==> pepper <==
## mpadd32_shift
module mpadd32_shift (CLK, RST_N, s_out, a_in, b_in, write, start, ready);
	input CLK, RST_N;
	input [255:0] a_in, b_in;
	input write, start;
	output [256:0] s_out;
	output ready;
	reg [256:0] sum;
	reg [255:0] a, b;
	reg ready;
	reg [2:0] counter;
	reg carry;
	reg [31:0] a0;
	reg [31:0] a1;
	reg [31:0] a2;
	reg [31:0] a3;
	reg [31:0] a4;
	reg [31:0] a5;
	reg [31:0] a6;
	reg [31:0] a7;
	reg [31:0] b0;
	reg [31:0] b1;
	reg [31:0] b2;
	reg [31:0] b3;
	reg [31:0] b4;
	reg [31:0] b5;
	reg [31:0] b6;
	reg [31:0] b7;
	reg [31:0] s0;
	reg [31:0] s1;
	reg [31:0] s2;
	reg [31:0] s3;
	reg [31:0] s4;
	reg [31:0] s5;
	reg [31:0] s6;
	reg [32:0] s7;
	assign s_out = {s7, s6, s5, s4, s3, s2, s1, s0};
	always @(posedge CLK) begin
		if (~RST_N) begin
			ready <= 1'b0;
			counter <= 3'b000;
		end
		else begin
			if (start) begin
				{carry, s0} <= a0 + b0;
				counter <= counter + 3'b001;
				{a0,a1,a2,a3,a4,a5,a6,a7} <= {a1,a2,a3,a4,a5,a6,a7,32'b0};
				{b0,b1,b2,b3,b4,b5,b6,b7} <= {b1,b2,b3,b4,b5,b6,b7,32'b0};
			end
			else if (counter == 3'b001) begin
				{carry, s1} <= a0 + b0 + carry;
				counter <= counter + 3'b001;
				{a0,a1,a2,a3,a4,a5,a6,a7} <= {a1,a2,a3,a4,a5,a6,a7,32'b0};
				{b0,b1,b2,b3,b4,b5,b6,b7} <= {b1,b2,b3,b4,b5,b6,b7,32'b0};
			end 
			else if (counter == 3'b010) begin
				{carry, s2} <= a0 + b0 + carry;
				counter <= counter + 3'b001;
				{a0,a1,a2,a3,a4,a5,a6,a7} <= {a1,a2,a3,a4,a5,a6,a7,32'b0};
				{b0,b1,b2,b3,b4,b5,b6,b7} <= {b1,b2,b3,b4,b5,b6,b7,32'b0};
			end 
			else if (counter == 3'b011) begin
				{carry, s3} <= a0 + b0 + carry;
				counter <= counter + 3'b001;
				{a0,a1,a2,a3,a4,a5,a6,a7} <= {a1,a2,a3,a4,a5,a6,a7,32'b0};
  ...
clock: 2.54 ns
lec_check: 0
cap_margin: 20
core_margin: 2
core_utilization: 66
slew_margin: 20
run.sh (not shown) runs the stock make flow with config.mk's settings and CLKGATE_MAP_FILE=.
==> inputs of yarrow, as changes to pepper <==
--- a/flow/config.mk
+++ b/flow/config.mk
@@ -8,4 +8,4 @@
 export CAP_MARGIN = 20
 export CORE_MARGIN = 2
-export CORE_UTILIZATION = 66
+export CORE_UTILIZATION = 40
 export SLEW_MARGIN = 20
==> flow/constraint.sdc (replaced) <==
create_clock -name core_clock -period 4.53 [get_ports {CLK}]
set_input_delay 0.9060 -clock core_clock [delete_from_list [all_inputs] [get_ports {CLK}]]
set_output_delay 0.9060 -clock core_clock [all_outputs]
set_load 0.01 [all_outputs]
==> notes.md <==
Implementation results. Site row count landed at 81. met2 track demand over resource after global routing is 1.22. Vertical die dimension landed at 225 um.

The tool reported: "[ERROR GRT-0232] Routing congestion too high. Check the congestion heatmap in the GUI". In this run, post-CTS repair resized a total of 221 instances. Instance area at placement landed at 42900 um^2.

The run stopped with a tool error. Per the run summary, the flow got no further than global routing (5_1_grt). Die area landed at 50800 um^2. Per the OpenROAD floorplan log, the width of the die is 225 um.

The region available for standard cell placement spans 48600 um^2.
-- figures above: pepper

==> notes.md <==
The flow completed. The run finished with no timing, DRC or antenna violations. The global routing report lists met2 layer usage as 0.411. Die boundary width landed at 288 um. Vertical die dimension landed at 288 um. Reported leakage power landed at 17.5 nW. Core footprint landed at 80300 um^2. Instance area at placement landed at 41700 um^2. Site row count landed at 104.
-- figures above: yarrow


========
==> trial 69: inputs <==
mpadd32_shift again, from the RTL that the note above started with.
clock: 2.51 ns
lec_check: 0
cap_margin: 20
core_margin: 2
core_utilization: 57
cts_cluster_size: 66
slew_margin: 20
==> inputs of trial 28, as changes to trial 69 <==
--- a/flow/config.mk
+++ b/flow/config.mk
@@ -7,6 +7,9 @@
 export LEC_CHECK = 0
-export CAP_MARGIN = 20
+export CAP_MARGIN = 25
+export CELL_PAD_IN_SITES_DETAIL_PLACEMENT = 2
+export CELL_PAD_IN_SITES_GLOBAL_PLACEMENT = 1
 export CORE_MARGIN = 2
-export CORE_UTILIZATION = 57
-export CTS_CLUSTER_SIZE = 66
+export CORE_UTILIZATION = 56
+export CTS_CLUSTER_SIZE = 31
 export SLEW_MARGIN = 20
+export TNS_END_PERCENT = 10
==> flow/constraint.sdc (replaced) <==
create_clock -name core_clock -period 7.17 [get_ports {CLK}]
set_input_delay 1.4340 -clock core_clock [delete_from_list [all_inputs] [get_ports {CLK}]]
set_output_delay 1.4340 -clock core_clock [all_outputs]
set_load 0.01 [all_outputs]
==> qor summary <==
item                                                                                                 trial 28                   trial 69
Result of the run                                                                      stopped before the end            failed layout checks
Failing step                                                                detailed placement (3_5_place_dp)                          -
Violated checks                                                                                             -       negative setup slack
Number of cells in Yosys stat                                                                            2763                       2763
Synth Flop Type                                                                     sky130_fd_sc_hd__edfxtp_1  sky130_fd_sc_hd__edfxtp_1
GP Congestion                                                                                           0.925                      0.931
Y dimension of the die                                                                                 244 um                     242 um
Post-synth cell types                                                                                      79                         79
Chip Area, Yosys                                                                                  0.0323 mm^2                0.0323 mm^2
Post-synthesis instance total                                                                            2763                       2763
Standard-cell rows                                                                                         88                         87
Fraction of the mapped netlist area in simple logic gates                                               20.1%                      20.1%
Avg Synthesized Cell Area                                                                           11.7 um^2                  11.7 um^2
Floorplan core area                                                                               0.0574 mm^2                0.0563 mm^2
Initial core utilization                                                                                56.4%                      57.5%
Yosys top cell by area                                                              sky130_fd_sc_hd__edfxtp_1  sky130_fd_sc_hd__edfxtp_1
EDFF count, synth                                                                                         770                        770
Post-synthesis sequential element count                                                                   774                        774
Top-Level Pins                                                                                            774                        774
Chip Area                                                                                         0.0597 mm^2                0.0587 mm^2
Floorplan Nets                                                                                           3320                       3320
Proportion of register bits with asynchronous set or reset after synthesis                                 0%                         0%
Adder share                                                                                             1.61%                      1.61%
X dimension of the die                                                                                 244 um                     242 um
Sequential fraction of the synthesis area                                                               71.7%                      71.7%
Power is estimated from default activity; no workload was simulated.
